==> flow/design.v (excerpt) <==
module dot_product (
	input ap_clk,
	input ap_rst,
	output [16-1:0]  	memory_Addr_A,
	output 						memory_EN_A,
	output 						memory_WEN_A,
	output [32-1:0]	memory_Din_A,
	input  [32-1:0] 	memory_Dout_A,
	output [16-1:0]  	memory_Addr_B,
	output 						memory_EN_B,
	output 						memory_WEN_B,
	output [32-1:0]	memory_Din_B,
	input  [32-1:0] 	memory_Dout_B,
	input 						fifo_in_empty_n,
	input  [(3+2+16)-1:0]	fifo_in_dout,
	output 						fifo_in_read,
	input 						fifo_out_full_n,
	output 						fifo_out_write,
	output [(3+2+16)-1:0]	fifo_out_din
);
clock: 8.0 ns
lec_check: 0
abc_area: 1
cap_margin: 20
core_margin: 9
core_utilization: 52
gpl_routability_driven: 0
slew_margin: 20
run.sh (not shown) runs the stock make flow with config.mk's settings and CLKGATE_MAP_FILE=.
The first run completed without violations.
==> next run, changes <==
CORE_MARGIN = 2   (was 9)
CORE_UTILIZATION = 40   (was 52)
CTS_CLUSTER_DIAMETER = 235   (was unset)
CTS_CLUSTER_SIZE = 98   (was unset)
GPL_ROUTABILITY_DRIVEN = unset   (was 0)
PLACE_DENSITY_LB_ADDON = 0.05   (was unset)
SETUP_SLACK_MARGIN = -0.77   (was unset)
Outcome:
- Now the flow ran to the end with violations: setup timing
- first-iteration DRC count came out lower by a quarter to a third
- final cell count came out higher by a few percent
==> next run, changes <==
CORE_ASPECT_RATIO = 1.07   (was unset)
CORE_UTILIZATION = 19   (was 40)
CTS_CLUSTER_DIAMETER = unset   (was 235)
CTS_CLUSTER_SIZE = unset   (was 98)
MIN_ROUTING_LAYER = met1   (was unset)
PLACE_DENSITY = 0.9   (was unset)
PLACE_DENSITY_LB_ADDON = unset   (was 0.05)
SETUP_SLACK_MARGIN = 0.72   (was -0.77)
TNS_END_PERCENT = 90   (was unset)
Result: With this change the flow ran to the end with no violations. First-iteration DRC count goes up by about 80%. Wire length goes up by about 25%. Die size goes up by 110%. Global-route usage goes down by 11 points. Critical path depth goes down by 2. Setup slack improves by 0.43 ns.


Starting RTL as in the previous note.
export LEC_CHECK = 0
export CAP_MARGIN = 20
export CORE_ASPECT_RATIO = 0.5
export CORE_MARGIN = 2
export CORE_UTILIZATION = 48
export CTS_CLUSTER_DIAMETER = 232
export CTS_CLUSTER_SIZE = 98
export PLACE_DENSITY = 0.41
export SETUP_SLACK_MARGIN = -0.94
export SLEW_MARGIN = 20
create_clock -name core_clock -period 9.51 [get_ports {ap_clk}]
The baseline produced a clean layout.
Next try:
- CORE_ASPECT_RATIO: 0.5 -> not set
- CORE_UTILIZATION: 48 -> 40
- CTS_CLUSTER_DIAMETER: 232 -> not set
- CTS_CLUSTER_SIZE: 98 -> not set
- PLACE_DENSITY: 0.41 -> not set
- SETUP_SLACK_MARGIN: -0.94 -> not set
- clock period: 9.51 -> 8.0 ns (I/O delays scaled with it)
Outcome: Synthesized area is unchanged; via count grows by about 8%; register-to-register slack is worse by 1.4 ns; sequential share of layout area falls by 0.94 points; hold slack is about the same.
Next try:
- ABC_AREA: not set -> 1
- CAP_MARGIN: 20 -> 35
- CORE_ASPECT_RATIO: not set -> 1.07
- CORE_UTILIZATION: 40 -> 39
- GPL_TIMING_DRIVEN: not set -> 1
- MIN_ROUTING_LAYER: not set -> met1
- PLACE_DENSITY_LB_ADDON: not set -> 0.18
- SETUP_SLACK_MARGIN: not set -> 0.72
- TNS_END_PERCENT: not set -> 90
- utilization climbs by 1.4 points
- register-to-register slack gets better by 0.29 ns
- global-route usage went up by 1.2 points
- via count goes up by 19%
- non-clock buffer count climbs by 130


build 32:
dot_product again, from the RTL that the note above started with.
make LEC_CHECK=0 ABC_AREA=1 CAP_MARGIN=20 CORE_ASPECT_RATIO=0.72 CORE_MARGIN=2 CORE_UTILIZATION=57 CTS_CLUSTER_DIAMETER=56 CTS_CLUSTER_SIZE=100 GPL_ROUTABILITY_DRIVEN=0 GPL_TIMING_DRIVEN=0 MIN_ROUTING_LAYER=met2 PLACE_DENSITY_LB_ADDON=0.21 SLEW_MARGIN=5 TNS_END_PERCENT=65 finish   # period 9.51 ns
Build 32 never completed, since it errored out during 5_1_grt.
Here is what was changed in the inputs of build 19 compared with build 32.
- PLACE_DENSITY_LB_ADDON: 0.21 -> unset
- GPL_TIMING_DRIVEN: 0 -> unset
- SLEW_MARGIN: 5 -> 20
- SETUP_SLACK_MARGIN: unset -> 1.5
- MIN_ROUTING_LAYER: met2 -> unset
- TNS_END_PERCENT: 65 -> unset
- CTS_CLUSTER_SIZE: 100 -> unset
- CORE_ASPECT_RATIO: 0.72 -> unset
- ABC_AREA: 1 -> unset
- CTS_CLUSTER_DIAMETER: 56 -> unset
- GPL_ROUTABILITY_DRIVEN: 0 -> unset
- the clock period (ns, I/O delays scaled along): 9.51 -> 5.98
==> results <==
To summarise build 19: no stage aborted, but the layout did not pass its checks, failing on negative setup slack. Taking build 32 as the reference, in build 19 number of rows created at floorplan has increased, buffers inserted during post-CTS setup optimization climbed 49, maximum root-to-sink buffer count held.
For build 14, these inputs were changed with respect to build 19:
- CORE_UTILIZATION now 62, was 57
- SETUP_SLACK_MARGIN no longer set, was 1.5
- PLACE_DENSITY now 0.69, previously not set
- CORE_ASPECT_RATIO now 0.5, previously not set
- the clock period (ns, I/O delays scaled along) now 9.51, was 5.98
--- outcome ---
- Build 14: all stages complete, timing, DRC and antenna checks passed
- Looking at relative area change from synthesis to final layout, build 14 sits 15 points lower than build 19 does.
- Taking build 14 over build 19, the x dimension of the die ratio works out to 1.3.
- Of build 14 and build 19, it is build 14 that has the higher delay of the slowest cell on the worst path.
- Re final worst-path cycle share: build 19 and build 14 aren't equal, and the higher value belongs to build 19.
- Relative to build 19, the data required time of the critical path of build 14 is higher by 3.47 ns.
- Build 14 against build 19: combined buffer and inverter count along the critical path decreased by 4 relative to the old numbers, total vias in the final route decreased by 1,413 relative to the old numbers, core occupancy in the finished layout decreased by 1.9 points relative to the old numbers.
Modified inputs, build 28 compared to build 14
- removing CORE_ASPECT_RATIO (formerly 0.5)
- removing PLACE_DENSITY (formerly 0.69)
- changing CORE_UTILIZATION from 62 to 40
- changing the clock period (ns, I/O delays scaled along) from 9.51 to 7.92
### Flow results
- Build 28 vs build 14: number of buffers outside the clock class in the layout up by more than half
- Looking at final clock period utilization by the worst path, build 28 sits 4.6 points higher than build 14 does.
- The slew of the pin with the lowest slew margin reported for build 28 is greater than that of build 14 by 0.0085 ns.
- Looking at design area, build 28 sits above build 14.
- Build 14 has a higher largest fanout on the critical path than build 28.
- Compared to build 14, build 28 leaves more free space in the core.
- Build 28 ends up with a wire length that is about 13% higher than in build 14.
- Count of clock-buffer cells in the layout in build 28 vs build 14: up 2
